==> run P: inputs <==
==> flow/design.v <==
module edge_detector (
    input clock,
    input resetn,
    input increment_button,
    input tunning,
    output reg increment_signal
);
reg increment_button_prev;
reg reset_delay;  
always @(posedge clock or negedge resetn) begin
    if (!resetn) begin
        increment_button_prev <= 0;
        increment_signal <= 0;
        reset_delay <= 1'b1;  
    end else begin
        if (reset_delay != 1'b0) begin
            reset_delay <= reset_delay - 1'b1;
            increment_signal <= 0;  
        end else begin
            if (!increment_button_prev && increment_button && tunning) begin
                increment_signal <= 1;  
            end else begin
                increment_signal <= 0;  
            end
        end
        increment_button_prev <= increment_button;  
    end
end
endmodule
module my_counter #
(
    parameter counter_size = 31,
    parameter counter_limit = 32'd50000000
)
(
    input clock,
    input resetn,
    input enable,
    output reg [counter_size:0] counter
);
always @ (posedge clock or negedge resetn)
begin
    if (resetn == 1'b0) begin
        counter <= 'b0;
    end
    else begin
        if (enable == 1'b1) begin
            if (counter == counter_limit) begin
                counter <= 'b0;
            end
            else begin
                counter <= counter + 1'b1;
            end    
        end
        else begin
            counter <= counter;
        end
    end
end
endmodule
module my_signal_pulse #(
	parameter signal_period_one = 32'd50000000
)
(
input clock,
input resetn,
input [31:0] counter, 
output reg signal_gen
);
always @ (posedge clock or negedge resetn)
begin
  if(resetn == 1'b0) begin
    signal_gen <= 1'b0;
   end  
   else begin
	if(counter == signal_period_one) begin
		signal_gen <= 1'b1;
	end
	else begin
		signal_gen <= 1'b0;
	end
   end 
end
endmodule
module my_decoder (
    input clock,
    input resetn,
    input [31:0] seconds_in,
    input [31:0] minutes_in,
    input [31:0] hours_in,
    output reg [47:0] segment_out  
);
function [7:0] digit_to_segment;
    input [3:0] digit;
    case (digit)
        4'd0: digit_to_segment = 8'b11000000;  
        4'd1: digit_to_segment = 8'b11111001;  
        4'd2: digit_to_segment = 8'b10100100;  
        4'd3: digit_to_segment = 8'b10110000;  
        4'd4: digit_to_segment = 8'b10011001;  
        4'd5: digit_to_segment = 8'b10010010;  
        4'd6: digit_to_segment = 8'b10000010;  
        4'd7: digit_to_segment = 8'b11111000;  
        4'd8: digit_to_segment = 8'b10000000;  
        4'd9: digit_to_segment = 8'b10010000;  
        default: digit_to_segment = 8'b11000000;  
    endcase
endfunction
always @(posedge clock or negedge resetn) begin
    if (!resetn) begin
        segment_out <= {digit_to_segment(4'd0), digit_to_segment(4'd0), digit_to_segment(4'd0),
		  digit_to_segment(4'd0), digit_to_segment(4'd0), digit_to_segment(4'd0)};  
    end else begin
        if (seconds_in < 32'd60 && minutes_in < 32'd60 && hours_in < 32'd24) begin
            segment_out[7:0]   <= digit_to_segment(seconds_in % 10);  
            segment_out[15:8]  <= digit_to_segment(seconds_in / 10);  
            segment_out[23:16] <= digit_to_segment(minutes_in % 10);  
            segment_out[31:24] <= digit_to_segment(minutes_in / 10);  
            segment_out[39:32] <= digit_to_segment(hours_in % 10);    
            segment_out[47:40] <= digit_to_segment(hours_in / 10);    
        end else begin
            segment_out <= {digit_to_segment(4'd0), digit_to_segment(4'd0), digit_to_segment(4'd0), 
				digit_to_segment(4'd0), digit_to_segment(4'd0), digit_to_segment(4'd0)}; 
        end
    end
end
endmodule
module my_top_architecture (
    input clock,
    input resetn,
    input tunning,  
    input mode_switch,  
    input increment_button,  
    output wire [47:0] segment_out
);
wire [31:0] main_counter;
wire [31:0] seconds_counter;
wire [31:0] minutes_counter;
wire [31:0] hours_counter;
wire enable_seconds_counter;
wire enable_minutes_counter;
wire enable_hours_counter;
wire increment_signal;  
edge_detector edge_detector_inst (
    .clock(clock),
    .resetn(resetn),
    .increment_button(increment_button),
    .tunning(tunning),
    .increment_signal(increment_signal)
);
my_counter #(
    .counter_size(31),
    .counter_limit(32'd999)  
) main_counter_inst (
    .clock(clock),
    .resetn(resetn),
    .enable(1'b1),  
    .counter(main_counter)
);
my_signal_pulse #(
    .signal_period_one(32'd999)  
) my_signal_pulse_inst (
    .clock(clock),
    .resetn(resetn),
    .counter(main_counter),
    .signal_gen(enable_seconds_counter)  
);
my_counter #(
    .counter_size(31),
    .counter_limit(32'd59)  
) seconds_counter_inst (
    .clock(clock),
    .resetn(resetn),
    .enable(enable_seconds_counter && !tunning),  
    .counter(seconds_counter)
);
assign enable_minutes_counter = (enable_seconds_counter && (seconds_counter == 32'd59) && !tunning);
my_counter #(
    .counter_size(31),
    .counter_limit(32'd59)
) minutes_counter_inst (
    .clock(clock),
    .resetn(resetn),
    .enable(enable_minutes_counter || (increment_signal && mode_switch)),  
    .counter(minutes_counter)
);
assign enable_hours_counter = (enable_minutes_counter && (minutes_counter == 32'd59) && !tunning);
my_counter #(
    .counter_size(31),
    .counter_limit(32'd23)  
) hours_counter_inst (
    .clock(clock),
    .resetn(resetn),
    .enable(enable_hours_counter || (increment_signal && !mode_switch)),  
    .counter(hours_counter)
);
my_decoder my_decoder_inst (
    .clock(clock),
    .resetn(resetn),
    .seconds_in(seconds_counter),
    .minutes_in(minutes_counter),
    .hours_in(hours_counter),
    .segment_out(segment_out)
);
endmodule
==> flow/run.sh <==
#!/bin/bash
# the make line also repeats each setting of config.mk as NAME=value (left out here)
make -C /OpenROAD-flow-scripts/flow DESIGN_CONFIG=/design/flow/config.mk WORK_HOME=/design/flow/orfs CLKGATE_MAP_FILE= finish
==> flow/config.mk <==
export PLATFORM = sky130hd
export DESIGN_NAME = my_top_architecture
export DESIGN_NICKNAME = my_top_architecture
export VERILOG_FILES = /design/flow/design.v
export SDC_FILE = /design/flow/constraint.sdc
export NUM_CORES = 4
export LEC_CHECK = 0
export ABC_AREA = 1
export CAP_MARGIN = 0
export CELL_PAD_IN_SITES_DETAIL_PLACEMENT = 1
export CELL_PAD_IN_SITES_GLOBAL_PLACEMENT = 3
export CORE_ASPECT_RATIO = 1.16
export CORE_MARGIN = 5
export CORE_UTILIZATION = 23
export CTS_CLUSTER_DIAMETER = 381
export CTS_CLUSTER_SIZE = 17
export GPL_TIMING_DRIVEN = 0
export PLACE_DENSITY = 0.6
export SETUP_SLACK_MARGIN = 3.41
export SLEW_MARGIN = 0
export TNS_END_PERCENT = 45
==> flow/constraint.sdc <==
create_clock -name core_clock -period 15.0 [get_ports {clock}]
set_input_delay 3.0000 -clock core_clock [delete_from_list [all_inputs] [get_ports {clock}]]
set_output_delay 3.0000 -clock core_clock [all_outputs]
set_load 0.01 [all_outputs]
==> run B: changes against run P <==
==> flow/config.mk (replaced) <==
export PLATFORM = sky130hd
export DESIGN_NAME = my_top_architecture
export DESIGN_NICKNAME = my_top_architecture
export VERILOG_FILES = /design/flow/design.v
export SDC_FILE = /design/flow/constraint.sdc
export NUM_CORES = 4
export LEC_CHECK = 0
export ABC_AREA = 1
export CAP_MARGIN = 20
export CORE_MARGIN = 2
export CORE_UTILIZATION = 41
export CTS_CLUSTER_DIAMETER = 149
export CTS_CLUSTER_SIZE = 99
export PLACE_DENSITY = 0.6
export SLEW_MARGIN = 20
==> run R: changes against run P <==
==> flow/config.mk (replaced) <==
export PLATFORM = sky130hd
export DESIGN_NAME = my_top_architecture
export DESIGN_NICKNAME = my_top_architecture
export VERILOG_FILES = /design/flow/design.v
export SDC_FILE = /design/flow/constraint.sdc
export NUM_CORES = 4
export LEC_CHECK = 0
export ABC_AREA = 1
export CAP_MARGIN = 20
export CORE_MARGIN = 2
export CORE_UTILIZATION = 72
export PLACE_DENSITY = 0.6
export SLEW_MARGIN = 20
==> flow/constraint.sdc (replaced) <==
create_clock -name core_clock -period 16.5 [get_ports {clock}]
set_input_delay 3.3000 -clock core_clock [delete_from_list [all_inputs] [get_ports {clock}]]
set_output_delay 3.3000 -clock core_clock [all_outputs]
set_load 0.01 [all_outputs]
==> results <==
The lowest register-to-register slack belongs to run B, the highest to run R. Utilization: run R > run B > run P. Worst setup slack, highest first: run R, run P, run B. Routed wire length: run R < run B < run P.

* * *

==> raven <==
// my_top_architecture: RTL as listed in full above, without the edits since
export LEC_CHECK = 0
export ABC_AREA = 1
export CAP_MARGIN = 20
export CORE_MARGIN = 2
export CORE_UTILIZATION = 72
export CTS_CLUSTER_SIZE = 20
export GPL_ROUTABILITY_DRIVEN = 1
export MAX_ROUTING_LAYER = met5
export MIN_ROUTING_LAYER = met1
export PLACE_DENSITY_LB_ADDON = 0.2
export SETUP_SLACK_MARGIN = 1.36
export SLEW_MARGIN = 40
create_clock -name core_clock -period 12.6 [get_ports {clock}]
run.sh (not shown) runs the stock make flow with config.mk's settings and CLKGATE_MAP_FILE=.
==> pepper (differences from raven) <==
Settings changed: ABC_AREA 1 to unset, CORE_UTILIZATION 72 to 51, CTS_CLUSTER_SIZE 20 to unset, GPL_ROUTABILITY_DRIVEN 1 to unset, MAX_ROUTING_LAYER met5 to unset, MIN_ROUTING_LAYER met1 to unset, PLACE_DENSITY set to 0.6, PLACE_DENSITY_LB_ADDON 0.2 to unset, SETUP_SLACK_MARGIN 1.36 to unset, SLEW_MARGIN 40 to 20.
==> flow/constraint.sdc (replaced) <==
create_clock -name core_clock -period 21.0 [get_ports {clock}]
set_input_delay 4.2000 -clock core_clock [delete_from_list [all_inputs] [get_ports {clock}]]
set_output_delay 4.2000 -clock core_clock [all_outputs]
set_load 0.01 [all_outputs]
==> qor summary <==
item                                                                         raven     pepper
DIE AREA                                                                 24900 µm²  47700 µm²
Fraction of synthesized cell area in xor and xnor cells                     0.0367     0.0625
FP Util                                                                      0.730      0.516
Number of cells produced by synthesis                                         2582       3086
Count of instantiated cells in the yosys netlist                              2582       3086
Core region area                                                         23300 µm²  45400 µm²
Post-placement cell count                                                     2925       3490
Horizontal extent of the die                                                158 µm     218 µm
Sequential cell area fraction in the yosys report                            0.256      0.186
Mux share                                                                        0     0.0356
Area of the mapped netlist                                               17000 µm²  23400 µm²
Post-synthesis chip area from yosys                                      17000 µm²  23400 µm²
Post-place instance area                                                 17700 µm²  23500 µm²
Final RePlAce weighted congestion                                            0.899      0.953
Most frequent cell after synthesis                                         nand2_1     nor2_1
Result of the run                                        aborted with a tool error  no timing/DRC/antenna violations
Failing step                                                               5_1_grt          -
Chip height                                                                 158 µm     218 µm
Simple-gate portion of the synthesized area                                  0.495      0.273
Aoi share                                                                   0.0702      0.344

* * *

==> build 39 <==
// my_top_architecture: RTL as listed in full above, without the edits since
make LEC_CHECK=0 CAP_MARGIN=20 CORE_MARGIN=2 CORE_UTILIZATION=40 PLACE_DENSITY=0.6 SLEW_MARGIN=20 finish   # period 14.4 ns
==> build 73: changes against build 39 <==
CORE_ASPECT_RATIO = 0.5   (was not set)
CORE_UTILIZATION = 66   (was 40)
CTS_CLUSTER_DIAMETER = 400   (was not set)
CTS_CLUSTER_SIZE = 63   (was not set)
PLACE_DENSITY = 0.35   (was 0.6)
==> flow/constraint.sdc (replaced) <==
create_clock -name core_clock -period 15.0 [get_ports {clock}]
set_input_delay 3.0000 -clock core_clock [delete_from_list [all_inputs] [get_ports {clock}]]
set_output_delay 3.0000 -clock core_clock [all_outputs]
set_load 0.01 [all_outputs]
==> summary of the runs <==
- Between build 39 and build 73, the lower critical path depth is in build 73 (gap 1).
- In sequential cell count, build 73 and build 39 do not differ.
- In build 39 the fmax is larger than in build 73, by 3.0%.
- Between build 39 and build 73, the lower global-route usage is in build 39 (gap 11 points).
- Core utilization: build 39 is lower than build 73 (27 points).
- Of build 39 and build 73, build 73 has the higher register-to-register slack (gap 0.19 ns).

* * *

==> inputs of v25 <==
// my_top_architecture: RTL as listed in full above, without the edits since
clock: 8.45 ns
lec_check: 0
abc_area: 1
cap_margin: 20
core_margin: 2
core_utilization: 72
place_density: 0.36
slew_margin: 20
tns_end_percent: 15
==> v3: changes against v25 <==
ABC_AREA = not set   (was 1)
CORE_UTILIZATION = 36   (was 72)
PLACE_DENSITY = 0.6   (was 0.36)
TNS_END_PERCENT = not set   (was 15)
==> flow/constraint.sdc (replaced) <==
create_clock -name core_clock -period 16.5 [get_ports {clock}]
set_input_delay 3.3000 -clock core_clock [delete_from_list [all_inputs] [get_ports {clock}]]
set_output_delay 3.3000 -clock core_clock [all_outputs]
set_load 0.01 [all_outputs]
==> v11: changes against v25 <==
ABC_AREA = not set   (was 1)
CORE_ASPECT_RATIO = 1.47   (was not set)
CORE_UTILIZATION = 69   (was 72)
PLACE_DENSITY = not set   (was 0.36)
SETUP_SLACK_MARGIN = -1.21   (was not set)
TNS_END_PERCENT = not set   (was 15)
==> flow/constraint.sdc (replaced) <==
create_clock -name core_clock -period 15.0 [get_ports {clock}]
set_input_delay 3.0000 -clock core_clock [delete_from_list [all_inputs] [get_ports {clock}]]
set_output_delay 3.0000 -clock core_clock [all_outputs]
set_load 0.01 [all_outputs]
==> v21: changes against v25 <==
PLACE_DENSITY = 0.6   (was 0.36)
TNS_END_PERCENT = not set   (was 15)
==> flow/constraint.sdc (replaced) <==
create_clock -name core_clock -period 21.0 [get_ports {clock}]
set_input_delay 4.2000 -clock core_clock [delete_from_list [all_inputs] [get_ports {clock}]]
set_output_delay 4.2000 -clock core_clock [all_outputs]
set_load 0.01 [all_outputs]
==> reports/qor.rpt <==
OUTCOME
-------------------------------------------------------------------------
Status                                                       finished clean

GRT
-------------------------------------------------------------------------
Busiest layer in global routing                                      met2
Grt met2 use                                                        54.2%

PLACEMENT
-------------------------------------------------------------------------
Sum of net half-perimeters after detailed placement              28900 um
Placed instance area                                            17600 um2

FLOORPLAN
-------------------------------------------------------------------------
Height of the die                                                  158 um
Die outline width                                                  158 um
Overall die area                                                24900 um2

YOSYS
-------------------------------------------------------------------------
Top post-synthesis cells by count                            sky130_fd_sc_hd__nand2_1 (624), sky130_fd_sc_hd__nand3_1 (363), sky130_fd_sc_hd__inv_1 (324), sky130_fd_sc_hd__nand2_2 (231), sky130_fd_sc_hd__dfrtp_1 (167)
Basic Gates by Area                                                 49.5%
Sequential fraction of the synthesis area                           25.6%
Synthesized-area fraction occupied by adder cells                   2.94%
Share of Yosys cell area claimed by the top area cell type          24.5%

CLOCK TREE
-------------------------------------------------------------------------
Post-CTS Setup Bufs                                                     0

-- figures above: v21

==> reports/qor.rpt <==
OUTCOME
-------------------------------------------------------------------------
Status                                                       aborted with a tool error
Last step reached                                            global routing (5_1_grt)
Error text reported by the tool                              [ERROR GRT-0232] Routing congestion too high. Check the congestion heatmap in the GUI.

YOSYS
-------------------------------------------------------------------------
Synthesized-area fraction occupied by adder cells                   2.94%
Share of Yosys cell area claimed by the top area cell type          24.5%
Sequential fraction of the synthesis area                           25.6%

FLOORPLAN
-------------------------------------------------------------------------
Height of the die                                                  158 um

PLACEMENT
-------------------------------------------------------------------------
Placed instance area                                            19100 um2

GRT
-------------------------------------------------------------------------
Busiest layer in global routing                                      met2

-- figures above: v25

==> reports/qor.rpt <==
YOSYS
-------------------------------------------------------------------------
Synthesized-area fraction occupied by adder cells                   2.36%
Sequential fraction of the synthesis area                           18.6%
Top post-synthesis cells by count                            sky130_fd_sc_hd__nor2_1 (265), sky130_fd_sc_hd__nand2_1 (258), sky130_fd_sc_hd__dfrtp_1 (167), sky130_fd_sc_hd__clkbuf_1 (148), sky130_fd_sc_hd__a21oi_1 (143)
Basic Gates by Area                                                 27.3%
Share of Yosys cell area claimed by the top area cell type          17.8%

FLOORPLAN
-------------------------------------------------------------------------
Height of the die                                                  259 um
Die outline width                                                  259 um

PLACEMENT
-------------------------------------------------------------------------
Placed instance area                                            23800 um2
Sum of net half-perimeters after detailed placement              46800 um
Final estimated routing congestion in global placement              0.890

OUTCOME
-------------------------------------------------------------------------
Status                                                       finished clean

GRT
-------------------------------------------------------------------------
Busiest layer in global routing                                      met1
Grt met2 use                                                        28.3%

CLOCK TREE
-------------------------------------------------------------------------
Post-CTS Setup Bufs                                                     0

-- figures above: v3

==> reports/qor.rpt <==
OUTCOME
------------------------------------------------------------------
Status                                                finished clean

YOSYS
------------------------------------------------------------------
Top post-synthesis cells by count                     sky130_fd_sc_hd__nor2_1 (265), sky130_fd_sc_hd__nand2_1 (258), sky130_fd_sc_hd__dfrtp_1 (167), sky130_fd_sc_hd__clkbuf_1 (148), sky130_fd_sc_hd__a21oi_1 (143)
Basic Gates by Area                                          27.3%
Sequential fraction of the synthesis area                    18.6%
Synthesized-area fraction occupied by adder cells            2.36%

PLACEMENT
------------------------------------------------------------------
Sum of net half-perimeters after detailed placement       46700 um

FLOORPLAN
------------------------------------------------------------------
Die outline width                                           156 um
Overall die area                                         35500 um2

GRT
------------------------------------------------------------------
Busiest layer in global routing                               met2

-- figures above: v11

